==> trial 7 <==
==> flow/design.v <==
module averager
    #(parameter int
        power = 8,  
        N = 12)     
    (
        input logic clk,
        reset,
        EN,
        input logic [N-1:0] Din,    
        output logic [N-1:0] Q      
    );
    logic [N-1:0] REG_ARRAY [2**power:1];
    logic [power+N-1:0] sum;
    assign Q = sum[power+N-1:power];
    always_ff @(posedge clk) begin
        if (reset) begin
            sum <= 0;
            for (int j = 1; j <= 2**power; j++) begin
                REG_ARRAY[j] <= 0;
            end
        end
        else if (EN) begin
            sum <= sum + Din - REG_ARRAY[2**power];
            for (int j = 2**power; j > 1; j--) begin
                REG_ARRAY[j] <= REG_ARRAY[j-1];
            end
            REG_ARRAY[1] <= Din;
        end
    end
endmodule
module adc_processing #(
    parameter int SCALING_FACTOR = 310866,
    parameter int SHIFT_FACTOR   = 19,
    parameter int NEGATIVE_FACTOR = 12
) (
    input  logic        clk,
    input  logic        reset,
    input  logic        ready,
    input  logic [15:0] data,
    output logic [15:0] ave_data,
    output logic [15:0] scaled_adc_data
);
    localparam int SCALING_FACTOR_WIDTH = $clog2(SCALING_FACTOR) + 1;
    localparam int INTERMEDIATE_WIDTH = 16 + SCALING_FACTOR_WIDTH;
    logic [INTERMEDIATE_WIDTH-1:0] scaled_adc_data_temp; 
    logic [15:0] scaled_adc_data_pipe;
    averager #(
        .power(8),  
        .N(16)      
    ) AVERAGER (
        .reset(reset),
        .clk(clk),
        .EN(ready),
        .Din(data),
        .Q(ave_data)
    );
    always_ff @(posedge clk) begin
        if (reset) begin
            scaled_adc_data <= 0;
            scaled_adc_data_temp <= 0;
            scaled_adc_data_pipe <= 0;
        end
        else if (ready) begin
            scaled_adc_data_temp <= ave_data * SCALING_FACTOR;             
            scaled_adc_data_pipe <= scaled_adc_data_temp >> SHIFT_FACTOR;  
            scaled_adc_data      <= scaled_adc_data_pipe - 12;             
        end                                                
    end                                                    
endmodule
==> flow/run.sh <==
#!/bin/bash
# the make line also repeats each setting of config.mk as NAME=value (left out here)
make -C /OpenROAD-flow-scripts/flow DESIGN_CONFIG=/design/flow/config.mk WORK_HOME=/design/flow/orfs CLKGATE_MAP_FILE= finish
==> flow/config.mk <==
export PLATFORM = sky130hd
export DESIGN_NAME = adc_processing
export DESIGN_NICKNAME = adc_processing
export VERILOG_FILES = /design/flow/design.v
export SDC_FILE = /design/flow/constraint.sdc
export NUM_CORES = 4
export LEC_CHECK = 0
export ABC_AREA = 1
export CAP_MARGIN = 20
export CORE_MARGIN = 2
export CORE_UTILIZATION = 72
export CTS_CLUSTER_SIZE = 15
export PLACE_DENSITY_LB_ADDON = 0.04
export SETUP_SLACK_MARGIN = 1.04
export SLEW_MARGIN = 20
==> flow/constraint.sdc <==
create_clock -name core_clock -period 3.49 [get_ports {clk}]
set_input_delay 0.6980 -clock core_clock [delete_from_list [all_inputs] [get_ports {clk}]]
set_output_delay 0.6980 -clock core_clock [all_outputs]
set_load 0.01 [all_outputs]
==> trial 75: changes against trial 7 <==
- ABC_AREA: 1 -> not set
- CELL_PAD_IN_SITES_GLOBAL_PLACEMENT: not set -> 1
- CORE_ASPECT_RATIO: not set -> 1.69
- CORE_UTILIZATION: 72 -> 50
- CTS_CLUSTER_SIZE: 15 -> 18
- GPL_TIMING_DRIVEN: not set -> 0
- MAX_ROUTING_LAYER: not set -> met4
- PLACE_DENSITY_LB_ADDON: 0.04 -> 0.08
- SETUP_SLACK_MARGIN: 1.04 -> not set
==> flow/constraint.sdc (replaced) <==
create_clock -name core_clock -period 10.0 [get_ports {clk}]
set_input_delay 2.0000 -clock core_clock [delete_from_list [all_inputs] [get_ports {clk}]]
set_output_delay 2.0000 -clock core_clock [all_outputs]
set_load 0.01 [all_outputs]
==> build 10: changes against trial 7 <==
- ABC_AREA: 1 -> not set
- CTS_CLUSTER_SIZE: 15 -> not set
- PLACE_DENSITY_LB_ADDON: 0.04 -> 0.0
- SETUP_SLACK_MARGIN: 1.04 -> 1.3
==> flow/constraint.sdc (replaced) <==
create_clock -name core_clock -period 4.43 [get_ports {clk}]
set_input_delay 0.8860 -clock core_clock [delete_from_list [all_inputs] [get_ports {clk}]]
set_output_delay 0.8860 -clock core_clock [all_outputs]
set_load 0.01 [all_outputs]
==> trial 38: changes against trial 7 <==
- ABC_AREA: 1 -> not set
- CORE_UTILIZATION: 72 -> 37
- CTS_CLUSTER_SIZE: 15 -> not set
- PLACE_DENSITY: not set -> 0.6
- PLACE_DENSITY_LB_ADDON: 0.04 -> not set
- SETUP_SLACK_MARGIN: 1.04 -> not set
==> flow/constraint.sdc (replaced) <==
create_clock -name core_clock -period 6.29 [get_ports {clk}]
set_input_delay 1.2580 -clock core_clock [delete_from_list [all_inputs] [get_ports {clk}]]
set_output_delay 1.2580 -clock core_clock [all_outputs]
set_load 0.01 [all_outputs]
==> comparison <==
Trial 38 completed with no timing, DRC or antenna violations. Trial 7 produced a layout that fails on negative setup slack. Trial 75 went through all stages and came out clean. Build 10 finished but failed the layout checks on negative setup slack.
Between build 10 and trial 7, the lower critical path depth is in trial 7 (gap 3).
Of trial 38 and trial 7, trial 7 has the higher non-clock buffer count (gap 288).
The highest clock power belongs to trial 7, the lowest to trial 75.
Via count, lowest first: trial 38, build 10, trial 75, trial 7.
The lowest hold slack belongs to trial 7, the highest to trial 75.
Die size, lowest first: trial 7, build 10, trial 75, trial 38.
Flip-flop count is the same in build 10 and trial 75.
Design area: trial 38 > trial 75 > build 10 > trial 7.
The lowest utilization belongs to trial 38, the highest to trial 7.
==> figures <==
item	trial 7	trial 38	trial 75	build 10
First-pass GRT wire length	483000 um	401000 um	498000 um	420000 um
Run status	failed layout checks	timing/DRC/antenna clean	timing/DRC/antenna clean	failed layout checks
Reasons for failing layout checks	negative setup slack	-	-	negative setup slack
GR Util met3	3.16%	1.89%	2.51%	2.96%
Yosys Chip Area	0.150 mm2	0.151 mm2	0.151 mm2	0.151 mm2
Final Wtd Congestion	0.857	0.756	0.853	0.802
Routed length per instance	12.7 um	11.6 um	15.8 um	14.2 um
Post-layout net count	19000	14200	15000	14300
OpenROAD warning count	121	95	33	133
Cell mode on critical path	fa_1	fa_1	fa_1	buf_6
Worst setup timing slack at the placement stage	-1390 ps	468 ps	3290 ps	-1040 ps
Chip Area	0.212 mm2	0.414 mm2	0.307 mm2	0.214 mm2
Cell total after placement	21100	18900	18300	16400
Routed wire length on met3	8080 um	7480 um	7380 um	5750 um
Number of instances in the synthesized netlist	19300	14200	14200	14200
Worst min path class	input port to flop	flop to flop	flop to flop	flop to flop
Hold Path End	AVERAGER.REG_ARRAY[99][3]$_SDFFE_PP0P_	scaled_adc_data_temp[28]$_SDFFE_PP0P_	scaled_adc_data_temp[30]$_SDFFE_PP0P_	AVERAGER.REG_ARRAY[252][8]$_SDFFE_PP0P_
Routing usage on met1	33.1%	14.0%	19.4%	28.7%
Worst r2r src	AVERAGER.sum[13]$_SDFFE_PP0P_	AVERAGER.sum[12]$_SDFFE_PP0P_	AVERAGER.sum[13]$_SDFFE_PP0P_	AVERAGER.sum[14]$_SDFFE_PP0P_
Met2 WL post-DR	132000 um	98500 um	168000 um	119000 um

* * *

==> 07-07 <==
Starts from the design.v that is shown in full above.
make LEC_CHECK=0 ABC_AREA=1 CAP_MARGIN=40 CORE_MARGIN=2 CORE_UTILIZATION=72 CTS_CLUSTER_SIZE=15 SETUP_SLACK_MARGIN=-0.34 SLEW_MARGIN=20 finish   # period 3.54 ns
run.sh (not shown) runs the stock make flow with config.mk's settings and CLKGATE_MAP_FILE=.
==> 01-09 (differences from 07-07) <==
--- a/flow/config.mk
+++ b/flow/config.mk
@@ -7,8 +7,12 @@
 export LEC_CHECK = 0
-export ABC_AREA = 1
-export CAP_MARGIN = 40
+export CAP_MARGIN = 15
+export CELL_PAD_IN_SITES_GLOBAL_PLACEMENT = 1
+export CORE_ASPECT_RATIO = 1.69
 export CORE_MARGIN = 2
-export CORE_UTILIZATION = 72
-export CTS_CLUSTER_SIZE = 15
-export SETUP_SLACK_MARGIN = -0.34
+export CORE_UTILIZATION = 50
+export CTS_CLUSTER_DIAMETER = 66
+export CTS_CLUSTER_SIZE = 18
+export GPL_TIMING_DRIVEN = 0
+export MAX_ROUTING_LAYER = met5
+export PLACE_DENSITY_LB_ADDON = 0.08
 export SLEW_MARGIN = 20
==> flow/constraint.sdc (replaced) <==
create_clock -name core_clock -period 10.0 [get_ports {clk}]
set_input_delay 2.0000 -clock core_clock [delete_from_list [all_inputs] [get_ports {clk}]]
set_output_delay 2.0000 -clock core_clock [all_outputs]
set_load 0.01 [all_outputs]
==> 07-27 (differences from 07-07) <==
==> flow/config.mk (replaced) <==
export PLATFORM = sky130hd
export DESIGN_NAME = adc_processing
export DESIGN_NICKNAME = adc_processing
export VERILOG_FILES = /design/flow/design.v
export SDC_FILE = /design/flow/constraint.sdc
export NUM_CORES = 4
export LEC_CHECK = 0
export ABC_AREA = 0
export CAP_MARGIN = 20
export CELL_PAD_IN_SITES_DETAIL_PLACEMENT = 1
export CORE_MARGIN = 5
export CORE_UTILIZATION = 40
export CTS_CLUSTER_DIAMETER = 179
export GPL_TIMING_DRIVEN = 1
export MIN_ROUTING_LAYER = met2
export SLEW_MARGIN = 20
export TNS_END_PERCENT = 30
==> flow/constraint.sdc (replaced) <==
create_clock -name core_clock -period 5.93 [get_ports {clk}]
set_input_delay 1.1860 -clock core_clock [delete_from_list [all_inputs] [get_ports {clk}]]
set_output_delay 1.1860 -clock core_clock [all_outputs]
set_load 0.01 [all_outputs]
==> metrics.sh <==
RUN_STATUS='finished with violations'
CHECKFAILREASONS='setup timing'
FP_UTIL_PCT=72.5
CP_DATA_REQUIRED_TIME_NS=4.35
DPL_WORST_SLACK_NS=-1.38
MAX_FREQ_GHz=0.207
WL_MET1_UM=130000
FA_HA_AREA_SHARE_PCT=2.71
PLACE.DETAILED.HPWL_UM=150000
GRT_ANTENNA_BEFORE_REPAIR=2
SH_SEQ_AREA_PCT=50.5
FINALSETUPVIOLATIONS=16
LAYOUT.CLOCK.CELL_AREA_SHARE_PCT=7.93
NON_CLOCK_BUFFER_COUNT=393
MET3_WL_POST_DR_UM=7510
TIMING_WORST_SLEW_PIN_VALUE_NS=1.03
DIE_AREA_UM2=212000
POWER.SHARE.SWITCHING_PCT=31.0
FINALWORSTSETUPSLACK_NS=-1.29
That was 07-07.
==> metrics.sh <==
LAYOUT.CLOCK.CELL_AREA_SHARE_PCT=4.52
FINALSETUPVIOLATIONS=0
FA_HA_AREA_SHARE_PCT=2.69
RUN_STATUS='timing/DRC/antenna clean'
NON_CLOCK_BUFFER_COUNT=1006
FINALWORSTSETUPSLACK_NS=3.33
SH_SEQ_AREA_PCT=50.8
DIE_AREA_UM2=307000
WL_MET1_UM=112000
CP_DATA_REQUIRED_TIME_NS=10.75
FP_UTIL_PCT=50.3
PLACE.DETAILED.HPWL_UM=225000
DPL_WORST_SLACK_NS=3.33
MET3_WL_POST_DR_UM=6550
That was 01-09.
==> metrics.sh <==
FINALWORSTSETUPSLACK_NS=0.228
NON_CLOCK_BUFFER_COUNT=247
PLACE.DETAILED.HPWL_UM=149000
FP_UTIL_PCT=40.0
FA_HA_AREA_SHARE_PCT=2.69
DPL_WORST_SLACK_NS=0.0478
TIMING_WORST_SLEW_PIN_VALUE_NS=1.05
FINALSETUPVIOLATIONS=0
NUMBER_OF_GLOBAL_ROUTE_VIAS_BEFORE_REPAIR=142000
CP_DATA_REQUIRED_TIME_NS=6.74
MET3_WL_POST_DR_UM=96200
GRT_ANTENNA_BEFORE_REPAIR=2
MAX_FREQ_GHz=0.175
WL_MET1_UM=0
RUN_STATUS='timing/DRC/antenna clean'
LARGEST_AREA_CELL='dfxtp_1'
LAYOUT.SEQUENTIAL_CELLS=4168
That was 07-27.

* * *

==> 03-12 <==
RTL: the design.v shown in full above, as it stands there.
make LEC_CHECK=0 ABC_AREA=1 CAP_MARGIN=20 CORE_MARGIN=2 CORE_UTILIZATION=68 CTS_CLUSTER_SIZE=13 SETUP_SLACK_MARGIN=0.93 SLEW_MARGIN=20 finish   # period 3.5 ns
==> 04-04: changes against 03-12 <==
ABC_AREA = not set   (was 1)
CORE_UTILIZATION = 50   (was 68)
CTS_CLUSTER_SIZE = not set   (was 13)
PLACE_DENSITY = 0.6   (was not set)
SETUP_SLACK_MARGIN = 0.73   (was 0.93)
==> flow/constraint.sdc (replaced) <==
create_clock -name core_clock -period 6.29 [get_ports {clk}]
set_input_delay 1.2580 -clock core_clock [delete_from_list [all_inputs] [get_ports {clk}]]
set_output_delay 1.2580 -clock core_clock [all_outputs]
set_load 0.01 [all_outputs]
==> 10-16: changes against 03-12 <==
CELL_PAD_IN_SITES_DETAIL_PLACEMENT = 2   (was not set)
CELL_PAD_IN_SITES_GLOBAL_PLACEMENT = 0   (was not set)
CORE_ASPECT_RATIO = 0.75   (was not set)
CORE_UTILIZATION = 48   (was 68)
CTS_CLUSTER_DIAMETER = 203   (was not set)
CTS_CLUSTER_SIZE = 28   (was 13)
GPL_ROUTABILITY_DRIVEN = 1   (was not set)
HOLD_SLACK_MARGIN = -0.06   (was not set)
MAX_ROUTING_LAYER = met4   (was not set)
MIN_ROUTING_LAYER = met2   (was not set)
PLACE_DENSITY_LB_ADDON = 0.09   (was not set)
SETUP_SLACK_MARGIN = -0.96   (was 0.93)
SLEW_MARGIN = 10   (was 20)
TNS_END_PERCENT = 25   (was not set)
==> flow/constraint.sdc (replaced) <==
create_clock -name core_clock -period 10.7 [get_ports {clk}]
set_input_delay 2.1400 -clock core_clock [delete_from_list [all_inputs] [get_ports {clk}]]
set_output_delay 2.1400 -clock core_clock [all_outputs]
set_load 0.01 [all_outputs]
==> 04-09: changes against 03-12 <==
CELL_PAD_IN_SITES_GLOBAL_PLACEMENT = 3   (was not set)
CORE_ASPECT_RATIO = 0.75   (was not set)
CORE_UTILIZATION = 48   (was 68)
CTS_CLUSTER_DIAMETER = 78   (was not set)
CTS_CLUSTER_SIZE = 28   (was 13)
GPL_ROUTABILITY_DRIVEN = 1   (was not set)
HOLD_SLACK_MARGIN = -0.06   (was not set)
MAX_ROUTING_LAYER = met4   (was not set)
MIN_ROUTING_LAYER = met2   (was not set)
PLACE_DENSITY_LB_ADDON = 0.09   (was not set)
SETUP_SLACK_MARGIN = -0.96   (was 0.93)
SLEW_MARGIN = 10   (was 20)
TNS_END_PERCENT = 25   (was not set)
==> flow/constraint.sdc (replaced) <==
create_clock -name core_clock -period 10.7 [get_ports {clk}]
set_input_delay 2.1400 -clock core_clock [delete_from_list [all_inputs] [get_ports {clk}]]
set_output_delay 2.1400 -clock core_clock [all_outputs]
set_load 0.01 [all_outputs]
==> notes <==
- 10-16 never finished: it broke off in global routing, error GRT-0116. 03-12 finished but failed the layout checks on negative setup slack. 04-04 ran to the end with no violations. 04-09 died in global placement without I/O.
- Core utilization: 03-12 is higher than 04-04 (19 points).
- Of 03-12 and 04-04, 03-12 has the higher cell count (gap about 20%, measured against 04-04).
- Against 04-04, the design area of 03-12 is smaller by about 2.2%.
- Between 04-04 and 03-12, the lower first-iteration DRC count is in 04-04 (gap 44%, measured against 03-12).
- In 04-04 the critical path depth is lower than in 03-12, by 3.
- In synthesized cell count, 04-09 and 10-16 do not differ.
- Of 03-12 and 04-04, 04-04 has the higher die area (gap 27%, measured against 04-04).
- Between 04-04 and 03-12, the lower wire length is in 04-04 (gap 15%, measured against 03-12).
- Fmax: 03-12 is larger than 04-04 (about 13%).

* * *

==> inputs of job 5191 <==
RTL: the design.v shown in full above, as it stands there.
Settings: LEC_CHECK=0, CAP_MARGIN=20, CORE_ASPECT_RATIO=0.75, CORE_MARGIN=2, CORE_UTILIZATION=71, CTS_CLUSTER_DIAMETER=198, CTS_CLUSTER_SIZE=15, GPL_ROUTABILITY_DRIVEN=0, SETUP_SLACK_MARGIN=0.5, SLEW_MARGIN=25; clock period 3.38 ns.
==> inputs of job 3821, as changes to job 5191 <==
Settings changed: CAP_MARGIN 20 to 15, CELL_PAD_IN_SITES_DETAIL_PLACEMENT from default to 1, CELL_PAD_IN_SITES_GLOBAL_PLACEMENT from default to 1, CORE_ASPECT_RATIO 0.75 to 1.69, CORE_UTILIZATION 71 to 55, CTS_CLUSTER_DIAMETER 198 to 66, CTS_CLUSTER_SIZE 15 to 18, GPL_ROUTABILITY_DRIVEN 0 to default, GPL_TIMING_DRIVEN from default to 0, MAX_ROUTING_LAYER from default to met4, MIN_ROUTING_LAYER from default to met2, PLACE_DENSITY_LB_ADDON from default to 0.11, SETUP_SLACK_MARGIN 0.5 to default, SLEW_MARGIN 25 to 20, TNS_END_PERCENT from default to 50.
==> flow/constraint.sdc (replaced) <==
create_clock -name core_clock -period 10.0 [get_ports {clk}]
set_input_delay 2.0000 -clock core_clock [delete_from_list [all_inputs] [get_ports {clk}]]
set_output_delay 2.0000 -clock core_clock [all_outputs]
set_load 0.01 [all_outputs]
==> flow_summary.toml <==
# synthesis and place-and-route metrics
[outcome]
status = "timing/DRC/antenna clean"

[die]
fp_util = 0.553

[clock_network]
cts_resized = 0

[grt]
grt_pass1_vias = 151000

[job]
warning_count = 33
That was job 3821.
==> flow_summary.toml <==
# synthesis and place-and-route metrics
[outcome]
status = "complete, but fails checks"
violations = "negative setup slack"

[timing]
setup_viol = 16
setup_slack_ns = -2.04

[synthesis]
ys_cells = 14200
ys_sh_aoi = 0.00901

[job]
warning_count = 71

[grt]
grt_pass1_vias = 88300

[route]
wl_per_cell_um = 13.9
That was job 5191.
Power and IR drop assume default switching activity.
